Setup of build 40:
## mips_core
module mips_core (
	input         clk,
	input         rst,
	output [31:0] imem_addr,
	input  [31:0] imem_rdata,
	output [31:0] dmem_addr,
	output [31:0] dmem_wdata,
	output [3:0]  dmem_wmask,
	output        dmem_we,
	input  [31:0] dmem_rdata,
	output        wb_en,
	output [4:0]  wb_reg,
	output [31:0] wb_data
);
Size: ~1000 flip-flops, ~210 I/O pins, roughly 0.067 sq mm of cells after synthesis.
export LEC_CHECK = 0
export ABC_AREA = 1
export CAP_MARGIN = 20
export CORE_MARGIN = 2
export CORE_UTILIZATION = 72
export CTS_CLUSTER_DIAMETER = 203
export CTS_CLUSTER_SIZE = 21
export GPL_ROUTABILITY_DRIVEN = 0
export PLACE_DENSITY_LB_ADDON = 0.07
export SETUP_SLACK_MARGIN = 0.53
export SLEW_MARGIN = 20
create_clock -name core_clock -period 5.42 [get_ports {clk}]
run.sh (not shown) runs the stock make flow with config.mk's settings and CLKGATE_MAP_FILE=.
In the summary table, build 40 is marked failed, with error GRT-0116 raised in global routing (5_1_grt).
#### Input delta (build 72 over build 40)
Settings: changing CORE_UTILIZATION from 72 to 55; setting PLACE_DENSITY to 0.6 for the first time; setting TNS_END_PERCENT to 50 for the first time; removing PLACE_DENSITY_LB_ADDON (formerly 0.07); removing GPL_ROUTABILITY_DRIVEN (formerly 0); removing ABC_AREA (formerly 1); removing CTS_CLUSTER_SIZE (formerly 21); changing SETUP_SLACK_MARGIN from 0.53 to 0.2; removing CTS_CLUSTER_DIAMETER (formerly 203); changing the clock period (ns, I/O delays scaled along) from 5.42 to 6.56.
--- outcome ---
- Net count after synthesis shrinks by more than a quarter when moving from build 40 to build 72.
- Comparing build 40 against build 72, there is no change at all in maximum clock insertion buffer count.
- Build 40 -> build 72: count of boundary I/O pins delta 0, exact match
- The final reports for build 72 and build 40 show count of distinct cell types in the synthesized netlist higher in the former.
- Core area in build 72 is about 25% higher than in build 40
- Re yosys stat chip area: build 40 and build 72 aren't equal, and the higher value belongs to build 40.
- The higher TritonCTS buffer count came out of build 72.
- Height of the die (build 72 over build 40): increase, about 12%
- Looking at area after synthesis, build 72 sits 4.6% lower than build 40 does.
- Although it ran to completion, build 72 produced a layout that fails the final checks because of negative setup slack.
### build 72 -> build 66
Settings: CORE_UTILIZATION now 64, was 55; TNS_END_PERCENT no longer set, was 50; the clock period (ns, I/O delays scaled along) now 11.2, was 6.56.
Results
Build 66 did not finish; the tool stopped in global routing (5_1_grt) with error GRT-0116.
On area of the chip: build 66 sits below build 72.
Floorplan die height, build 72 and build 66: larger value in build 72
Post-cts resize count went down by more than half going from build 72 to build 66.
From build 72 to build 66 the numbers moved as follows: CTS buffer count lost about 5%, final estimated routing congestion in global placement picked up an extra 2.2%.
| synthesized area | build 72 vs build 66 | ≈ equal |
Changes observed in build 66 relative to build 72: post-CTS setup-driven buffer insertion count fell by 132, count of clock tree sinks stayed essentially flat.
For build 47, these inputs were changed with respect to build 66:
Settings: swapping 64 for 54 in CORE_UTILIZATION; swapping 11.2 for 11.8 in the clock period (ns, I/O delays scaled along).
Relative to build 66, height of the die has increased by 8.8% in build 47.
Build 47 reached the end of the flow, and the finished layout is clean on the timing, DRC and antenna checks.
Build 47 against build 66: buffers inserted during post-CTS setup optimization decreased 1, die span in x higher, routability-driven placement congestion ratio decreased about 5%.


Setup of job 6630:
The RTL this note starts from:
==> flow/design.v <==
module ALU (result, read_data_1, read_data_2, shmat, opcode, functioncode);
	input [31:0] read_data_1;
	input [31:0] read_data_2;
	input [4:0] shmat;
	input [5:0] opcode;
	input [5:0] functioncode;
	output reg [31:0] result;
	always @(*)
		begin
		result = 32'b0;
		if(opcode==6'b001000)						 
			result=read_data_1+read_data_2;
		else if(opcode==6'b001001)					 
			result=read_data_1+read_data_2;
		else if(opcode==6'b001100)					 
			result=read_data_1&read_data_2;
		else if(opcode==6'b001101)					 
			result=read_data_1|read_data_2;
		else if(opcode==6'b001010)					 
			result=($signed(read_data_1)<$signed(read_data_2)) ? 32'b1 : 32'b0;
		else if(opcode==6'b001011)					 
			result=(read_data_1<read_data_2) ? 32'b1 : 32'b0;
		else if(opcode==6'b100100 |opcode==6'b100101 |opcode==6'b110000 | opcode==6'b100011  
		| opcode==6'b101000 | opcode==6'b111000 | opcode==6'b101001 | opcode==6'b101011)	 
			result=read_data_1+read_data_2;
		else if(opcode==6'b000000)					 
			begin
			if(functioncode==6'b100000)  
				result=read_data_1+read_data_2;
			else if(functioncode==6'b100001)  
				result=read_data_1+read_data_2;
			else if(functioncode==6'b100100)  
				result=read_data_1 & read_data_2;
			else if(functioncode==6'b100101)  
				result=read_data_1 | read_data_2;
			else if(functioncode==6'b100111)  
				result=~(read_data_1 | read_data_2);
			else if(functioncode==6'b000000)  
				result=read_data_2 << shmat;
			else if(functioncode==6'b101010)  
				result=($signed(read_data_1)<$signed(read_data_2)) ? 32'b1 : 32'b0;
			else if(functioncode==6'b101011)	 
				result=(read_data_1<read_data_2) ? 32'b1 : 32'b0;
			else if(functioncode==6'b000011)	 
				result= $signed(read_data_2) >>> shmat;
			else if(functioncode==6'b000010)  
				result= read_data_2 >> shmat;
			else if(functioncode==6'b100010)  
				result=read_data_1-read_data_2;
			else if(functioncode==6'b100011)  
				result= read_data_1-read_data_2;
			end
		end
endmodule
module mips_registers ( read_data_1, read_data_2, write_data, read_reg_1, read_reg_2, write_reg, signal_reg_write, clk );
	output [31:0] read_data_1, read_data_2;
	input [31:0] write_data;
	input [4:0] read_reg_1, read_reg_2, write_reg;
	input signal_reg_write, clk;
	reg [31:0] registers [31:1];
	always @(posedge clk)
		if (signal_reg_write && write_reg != 5'd0)
			registers[write_reg] <= write_data;
	assign read_data_1 = (read_reg_1 == 5'd0) ? 32'b0 : registers[read_reg_1];
	assign read_data_2 = (read_reg_2 == 5'd0) ? 32'b0 : registers[read_reg_2];
endmodule
module mips_core (
	input         clk,
	input         rst,
	output [31:0] imem_addr,
	input  [31:0] imem_rdata,
	output [31:0] dmem_addr,
	output [31:0] dmem_wdata,
	output [3:0]  dmem_wmask,
	output        dmem_we,
	input  [31:0] dmem_rdata,
	output        wb_en,
	output [4:0]  wb_reg,
	output [31:0] wb_data
);
reg [31:0] PC;
wire [31:0] instruction = imem_rdata;
wire [31:0] read_data_1;
wire [31:0] read_data_2;
wire [31:0] ALU_result;
reg [31:0] ALU_mux;
reg [4:0] REG_dst_mux;
reg [31:0] REG_write_mux;
reg [31:0] MEM_result;
reg write_reg_signal;
reg write_mem_signal;
reg [3:0] mem_mask;
reg [31:0] next_PC;
wire [5:0] opcode = instruction[31:26];
wire [4:0] rs = instruction[25:21];
wire [4:0] rt = instruction[20:16];
wire [4:0] rd = instruction[15:11];
wire [4:0] shmat = instruction[10:6];
wire [5:0] functioncode = instruction[5:0];
wire [15:0] imm = instruction[15:0];
wire [25:0] adress = instruction[25:0];
wire [31:0] PC_plus4 = PC + 32'd4;
wire [31:0] branchadress = {{14{imm[15]}}, imm, 2'b00};
wire [31:0] jumpadress = {PC[31:28], adress, 2'b00};
mips_registers regblock(read_data_1, read_data_2, REG_write_mux, rs, rt, REG_dst_mux, write_reg_signal, clk);
ALU ALUblock(ALU_result, read_data_1, ALU_mux, shmat, opcode, functioncode);
always @(*)
begin
	REG_dst_mux = rt;
	write_reg_signal = 1'b1;
	write_mem_signal = 1'b0;
	mem_mask = 4'b1111;
	ALU_mux = read_data_2;
	REG_write_mux = ALU_result;
	next_PC = PC_plus4;
	if (opcode==6'b100100)           
		MEM_result = {24'b0, dmem_rdata[7:0]};
	else if (opcode==6'b100101)      
		MEM_result = {16'b0, dmem_rdata[15:0]};
	else                             
		MEM_result = dmem_rdata;
	if (opcode==6'b000000)           
		begin
		REG_dst_mux = rd;
		if (functioncode==6'b001000)   
			begin
			write_reg_signal = 1'b0;
			next_PC = read_data_1;
			end
		end
	else                             
		begin
		if (opcode==6'b000011)         
			REG_dst_mux = 5'b11111;
		if (opcode==6'b101000 | opcode==6'b101001 | opcode==6'b111000 | opcode==6'b101011)  
			begin
			write_mem_signal = 1'b1;
			write_reg_signal = 1'b0;
			if (opcode==6'b101000)       
				mem_mask = 4'b0001;
			else if (opcode==6'b101001)  
				mem_mask = 4'b0011;
			end
		else if (opcode==6'b000100 | opcode==6'b000101 | opcode==6'b000010)  
			write_reg_signal = 1'b0;
		if (opcode!=6'b001100 && opcode!=6'b001101)
			ALU_mux = {{16{imm[15]}}, imm};
		else
			ALU_mux = {16'b0, imm};
		if (opcode==6'b000011)         
			REG_write_mux = PC + 32'd8;
		else if (opcode==6'b100011 | opcode==6'b100100 | opcode==6'b100101 | opcode==6'b110000)  
			REG_write_mux = MEM_result;
		else if (opcode==6'b001111)    
			REG_write_mux = {imm, 16'b0};
		if (opcode==6'b000100 && read_data_1==read_data_2)        
			next_PC = PC_plus4 + branchadress;
		else if (opcode==6'b000101 && read_data_1!=read_data_2)   
			next_PC = PC_plus4 + branchadress;
		else if (opcode==6'b000010 | opcode==6'b000011)          
			next_PC = jumpadress;
		end
end
always @(posedge clk)
	if (rst)
		PC <= 32'b0;
	else
		PC <= next_PC;
assign imem_addr  = PC;
assign dmem_addr  = ALU_result;
assign dmem_wdata = read_data_2;
assign dmem_wmask = mem_mask;
assign dmem_we    = write_mem_signal;
assign wb_en      = write_reg_signal && (REG_dst_mux != 5'd0);
assign wb_reg     = REG_dst_mux;
assign wb_data    = REG_write_mux;
endmodule
clock: 6.56 ns
lec_check: 0
cap_margin: 20
core_margin: 2
core_utilization: 57
cts_cluster_diameter: 335
hold_slack_margin: -0.08
place_density: 0.6
setup_slack_margin: 1.2
slew_margin: 35
tns_end_percent: 50
To summarise job 6630: no stage aborted, but the layout did not pass its checks, failing on setup timing.
diff inputs: job 6630 => job 1491
- swapping 1.2 for 1.67 in SETUP_SLACK_MARGIN
- clearing HOLD_SLACK_MARGIN, which used to be -0.08
- swapping 335 for 28 in CTS_CLUSTER_DIAMETER
- swapping 35 for 20 in SLEW_MARGIN
Findings:
For job 1491, the flow was terminated by a tool error in global routing and produced no final design.
H-tree depth ended up 1 higher on job 1491 than on job 6630.
Taking job 6630 as the reference, in job 1491 worst slack at placement now sits lower; placed wire-length estimate roughly the same; x dimension of the die about even; count of buffers added by post-CTS timing repair for setup shrank by 37.
Number of I/O pins came out exactly the same in job 6630 and job 1491.
Job 1491 -> job 6630: total of flip-flops plus latches after synthesis delta 0, exact match
Reported for job 6630 and job 1491, number of enable-type register cells in the synthesized netlist turned out identical to the last digit.
Diff job 1491..job 6630 | chip area in the Yosys report | unchanged
Cell area after placement across job 6630 and job 1491: no real change.
For job 5507, these inputs were changed with respect to job 1491:
- CORE_UTILIZATION now 68, was 57
- TNS_END_PERCENT no longer set, was 50
- SETUP_SLACK_MARGIN now 0.2, was 1.67
- CTS_CLUSTER_DIAMETER no longer set, was 28
- the clock period (ns, I/O delays scaled along) now 16.9, was 6.56
[summary]
Delta (job 5507 minus job 1491): number of clock sinks comparable; synthesized chip area reported by yosys level. Of job 5507 and job 1491, the run reporting the lower width of the chip was job 5507. Re post-synth net total: no difference whatsoever between job 1491 and job 5507. Job 5507 improves on job 1491 in total core area. Diff job 1491..job 5507 | synthesized flop and latch total | unchanged. Routability congestion estimate in job 5507 is about 1.2% lower than in job 1491. Job 5507 ended up with a lower number of H-tree levels than job 1491 did. Job 5507 | ERROR | global routing. Comparing job 5507 and job 1491, die area is higher on job 1491. The number of standard-cell rows in the floorplan in job 5507 sits 8.2% below the value recorded for job 1491. On job 5507: number of post-CTS setup repair buffers is 80 lower than what job 1491 gave.
Relative to job 5507, the following input files were edited for job 4942:
- CORE_UTILIZATION changed from 68 to 45
- the clock period (ns, I/O delays scaled along) changed from 16.9 to 7.21
Results
Job 5507 -> job 4942: count of port buffers added during placement delta 0, exact match
From job 5507 to job 4942 the numbers moved as follows: die area saw an increase, buffers inserted during post-CTS setup optimization saw an increase, total core area saw an increase.
Detailed-placement wirelength estimate (job 4942 vs. job 5507) increases by more than 10%
The flow completed for job 4942, but it is not clean: the layout still shows setup timing.
Standard cell area after detailed placement (job 4942 over job 5507): increase, about 18%
